==> run A: inputs <==
==> flow/design.v <==
module fir_filter(
    input               		clk,
    input               		n_rst,
    input  		signed	[7:0] 	din,    
    output reg 	signed 	[7:0] 	dout 
);
localparam signed B0 = -24;
localparam signed B1 = -21;
localparam signed B2 =   0;
localparam signed B3 =  37;
localparam signed B4 =  80;
localparam signed B5 = 114;
localparam signed B6 = 127;
reg signed [7:0] din_d;
reg signed [7:0] din_d1;
reg signed [7:0] din_d2;
reg signed [7:0] din_d3;
reg signed [7:0] din_d4;
reg signed [7:0] din_d5;
reg signed [7:0] din_d6;
reg signed [7:0] din_d7;
reg signed [7:0] din_d8;
reg signed [7:0] din_d9;
reg signed [7:0] din_d10;
reg signed [7:0] din_d11;
reg signed [7:0] din_d12;
wire signed [8:0] sum_w0;
wire signed [8:0] sum_w1;
wire signed [8:0] sum_w2;
wire signed [8:0] sum_w3;
wire signed [8:0] sum_w4;
wire signed [8:0] sum_w5;
wire signed [8:0] sum_w6;
wire signed [16:0] mul_0;
wire signed [16:0] mul_1;
wire signed [16:0] mul_2;
wire signed [16:0] mul_3;
wire signed [16:0] mul_4;
wire signed [16:0] mul_5;
wire signed [16:0] mul_6;
reg signed [16:0] mul_0d;
reg signed [16:0] mul_1d;
reg signed [16:0] mul_2d;
reg signed [16:0] mul_3d;
reg signed [16:0] mul_4d;
reg signed [16:0] mul_5d;
reg signed [16:0] mul_6d;
wire signed [17:0] sum_w00;
wire signed [17:0] sum_w01;
wire signed [17:0] sum_w02;
wire signed [17:0] sum_w03;
reg signed [17:0] sum_w00d;
reg signed [17:0] sum_w01d;
reg signed [17:0] sum_w02d;
reg signed [17:0] sum_w03d;
wire signed [18:0] sum_w000;
wire signed [18:0] sum_w001;
wire signed [19:0] sum_all;
wire signed [7:0] sum_finish;
always @(posedge clk or negedge n_rst) begin
	if (!n_rst) begin 
		din_d <= 8'h0;
	end
	else begin 
		din_d <= din;
	end
end
always @(posedge clk or negedge n_rst) begin
    if (!n_rst) begin 
        dout <= 8'sd0;
	end
    else begin 
        dout <= sum_finish;
	end
end
always @(posedge clk or negedge n_rst) begin
    if (!n_rst) begin
        din_d1  <= 8'sd0; 
        din_d2  <= 8'sd0; 
        din_d3  <= 8'sd0; 
        din_d4  <= 8'sd0;
        din_d5  <= 8'sd0; 
        din_d6  <= 8'sd0; 
        din_d7  <= 8'sd0; 
        din_d8  <= 8'sd0;
        din_d9  <= 8'sd0; 
        din_d10 <= 8'sd0; 
        din_d11 <= 8'sd0; 
        din_d12 <= 8'sd0;
    end else begin
        din_d1  <= din_d;
        din_d2  <= din_d1;
        din_d3  <= din_d2;
        din_d4  <= din_d3;
        din_d5  <= din_d4;
        din_d6  <= din_d5;
        din_d7  <= din_d6;
        din_d8  <= din_d7;
        din_d9  <= din_d8;
        din_d10 <= din_d9;
        din_d11 <= din_d10;
        din_d12 <= din_d11;
    end
end
assign sum_w0 = $signed(din_d) + $signed(din_d12);
assign sum_w1 = $signed(din_d1) + $signed(din_d11);
assign sum_w2 = $signed(din_d2) + $signed(din_d10);
assign sum_w3 = $signed(din_d3) + $signed(din_d9);
assign sum_w4 = $signed(din_d4) + $signed(din_d8);
assign sum_w5 = $signed(din_d5) + $signed(din_d7);
assign sum_w6 = {din_d6[7], din_d6};   
assign mul_0 = $signed(B0) * $signed(sum_w0);
assign mul_1 = $signed(B1) * $signed(sum_w1);
assign mul_2 = $signed(B2) * $signed(sum_w2);
assign mul_3 = $signed(B3) * $signed(sum_w3);
assign mul_4 = $signed(B4) * $signed(sum_w4);
assign mul_5 = $signed(B5) * $signed(sum_w5);
assign mul_6 = $signed(B6) * $signed(sum_w6);
always @(posedge clk or negedge n_rst) begin
    if (!n_rst) begin 
        mul_0d <= 17'sd0;
        mul_1d <= 17'sd0;
        mul_2d <= 17'sd0;
        mul_3d <= 17'sd0;
        mul_4d <= 17'sd0;
        mul_5d <= 17'sd0;
        mul_6d <= 17'sd0;
    end 
	else begin 
        mul_0d <= mul_0;
        mul_1d <= mul_1;
        mul_2d <= mul_2;
        mul_3d <= mul_3;
        mul_4d <= mul_4;
        mul_5d <= mul_5;
        mul_6d <= mul_6;
    end
end
assign sum_w00 = $signed(mul_0d) + $signed(mul_1d); 
assign sum_w01 = $signed(mul_2d) + $signed(mul_3d); 
assign sum_w02 = $signed(mul_4d) + $signed(mul_5d);
assign sum_w03 = $signed(mul_6d);
always @(posedge clk or negedge n_rst) begin
    if (!n_rst) begin
        sum_w00d <= 18'sd0;
        sum_w01d <= 18'sd0;
        sum_w02d <= 18'sd0;
        sum_w03d <= 18'sd0;
    end 
	else begin
        sum_w00d <= sum_w00;
        sum_w01d <= sum_w01;
        sum_w02d <= sum_w02;
        sum_w03d <= sum_w03;
    end
end
assign sum_w000 = $signed(sum_w00d) + $signed(sum_w01d); 
assign sum_w001 = $signed(sum_w02d) + $signed(sum_w03d);
assign sum_all = $signed(sum_w000) + $signed(sum_w001);
assign sum_finish =	((sum_all[19]) && (sum_all[18:16] != 3'b111))? 8'h81 : 
 					((!sum_all[19]) && (sum_all[18:16] != 3'b000))? 8'h7F : sum_all[16:9];
endmodule
==> flow/run.sh <==
#!/bin/bash
# the make line also repeats each setting of config.mk as NAME=value (left out here)
make -C /OpenROAD-flow-scripts/flow DESIGN_CONFIG=/design/flow/config.mk WORK_HOME=/design/flow/orfs CLKGATE_MAP_FILE= finish
==> flow/config.mk <==
export PLATFORM = sky130hd
export DESIGN_NAME = fir_filter
export DESIGN_NICKNAME = fir_filter
export VERILOG_FILES = /design/flow/design.v
export SDC_FILE = /design/flow/constraint.sdc
export NUM_CORES = 4
export LEC_CHECK = 0
export ABC_AREA = 0
export CAP_MARGIN = 20
export CORE_MARGIN = 2
export CORE_UTILIZATION = 72
export CTS_CLUSTER_DIAMETER = 337
export CTS_CLUSTER_SIZE = 98
export PLACE_DENSITY = 0.85
export SETUP_SLACK_MARGIN = 0.81
export SLEW_MARGIN = 20
export TNS_END_PERCENT = 10
==> flow/constraint.sdc <==
create_clock -name core_clock -period 3.0 [get_ports {clk}]
set_input_delay 0.6000 -clock core_clock [delete_from_list [all_inputs] [get_ports {clk}]]
set_output_delay 0.6000 -clock core_clock [all_outputs]
set_load 0.01 [all_outputs]
==> run F: changes against run A <==
- ABC_AREA: 0 -> default
- CAP_MARGIN: 20 -> 30
- CELL_PAD_IN_SITES_DETAIL_PLACEMENT: default -> 2
- CORE_ASPECT_RATIO: default -> 1.82
- CORE_UTILIZATION: 72 -> 40
- CTS_CLUSTER_DIAMETER: 337 -> default
- CTS_CLUSTER_SIZE: 98 -> 34
- GPL_TIMING_DRIVEN: default -> 0
- MAX_ROUTING_LAYER: default -> met4
- MIN_ROUTING_LAYER: default -> met2
- PLACE_DENSITY: 0.85 -> default
- PLACE_DENSITY_LB_ADDON: default -> 0.07
- SETUP_SLACK_MARGIN: 0.81 -> default
- SLEW_MARGIN: 20 -> 5
- TNS_END_PERCENT: 10 -> default
==> flow/constraint.sdc (replaced) <==
create_clock -name core_clock -period 6.0 [get_ports {clk}]
set_input_delay 1.2000 -clock core_clock [delete_from_list [all_inputs] [get_ports {clk}]]
set_output_delay 1.2000 -clock core_clock [all_outputs]
set_load 0.01 [all_outputs]
==> run Y: changes against run A <==
- ABC_AREA: 0 -> default
- CORE_UTILIZATION: 72 -> 58
- CTS_CLUSTER_DIAMETER: 337 -> default
- CTS_CLUSTER_SIZE: 98 -> default
- PLACE_DENSITY: 0.85 -> default
- SETUP_SLACK_MARGIN: 0.81 -> 0.96
- TNS_END_PERCENT: 10 -> default
==> flow/constraint.sdc (replaced) <==
create_clock -name core_clock -period 4.95 [get_ports {clk}]
set_input_delay 0.9900 -clock core_clock [delete_from_list [all_inputs] [get_ports {clk}]]
set_output_delay 0.9900 -clock core_clock [all_outputs]
set_load 0.01 [all_outputs]
==> metrics.cfg <==
[global_routing]
met2_usage_pct=90.2
grt_overflow=5
met3_usage_pct=49.4

[outcome]
error=[ERROR GRT-0232] Routing congestion too high. Check the congestion heatmap in the GUI.
status=did not finish
lastStage=global routing

[die]
rows=54
die_height_um=153
die-area_um2=23500

[placed_design]
hpwl_mm=29.6
routabilityCongestion=0.838
dp_cells=1958
place_area_um2=19000

[clock_network]
postCtsSetupBuffers=12
cts.hold.buffers_added=1
cts_buffers=6
cts_resized=156

That was run A.
==> metrics.cfg <==
[outcome]
status=complete, no violations

[clock_network]
cts_buffers=29
postCtsSetupBuffers=60
cts_resized=94
cts.hold.buffers_added=0

[global_routing]
met2_usage_pct=35.9
met3_usage_pct=2.63
grt_overflow=0

[die]
die-area_um2=29000
rows=60
die_height_um=170

[critical_path]
cp_max_fo=3

[placed_design]
place_area_um2=17300
dp_cells=1762
hpwl_mm=23.1
routabilityCongestion=0.846

[final_timing]
min_period_over_period_pct=94.7

That was run Y.
==> metrics.cfg <==
[die]
die_height_um=274
die-area_um2=41800

[placed_design]
dp_cells=1909
place_area_um2=16900
hpwl_mm=31.7
routabilityCongestion=0.863

[outcome]
status=complete, no violations

[clock_network]
cts_buffers=27
postCtsSetupBuffers=0
cts_resized=9

[global_routing]
met2_usage_pct=44.5

That was run F.
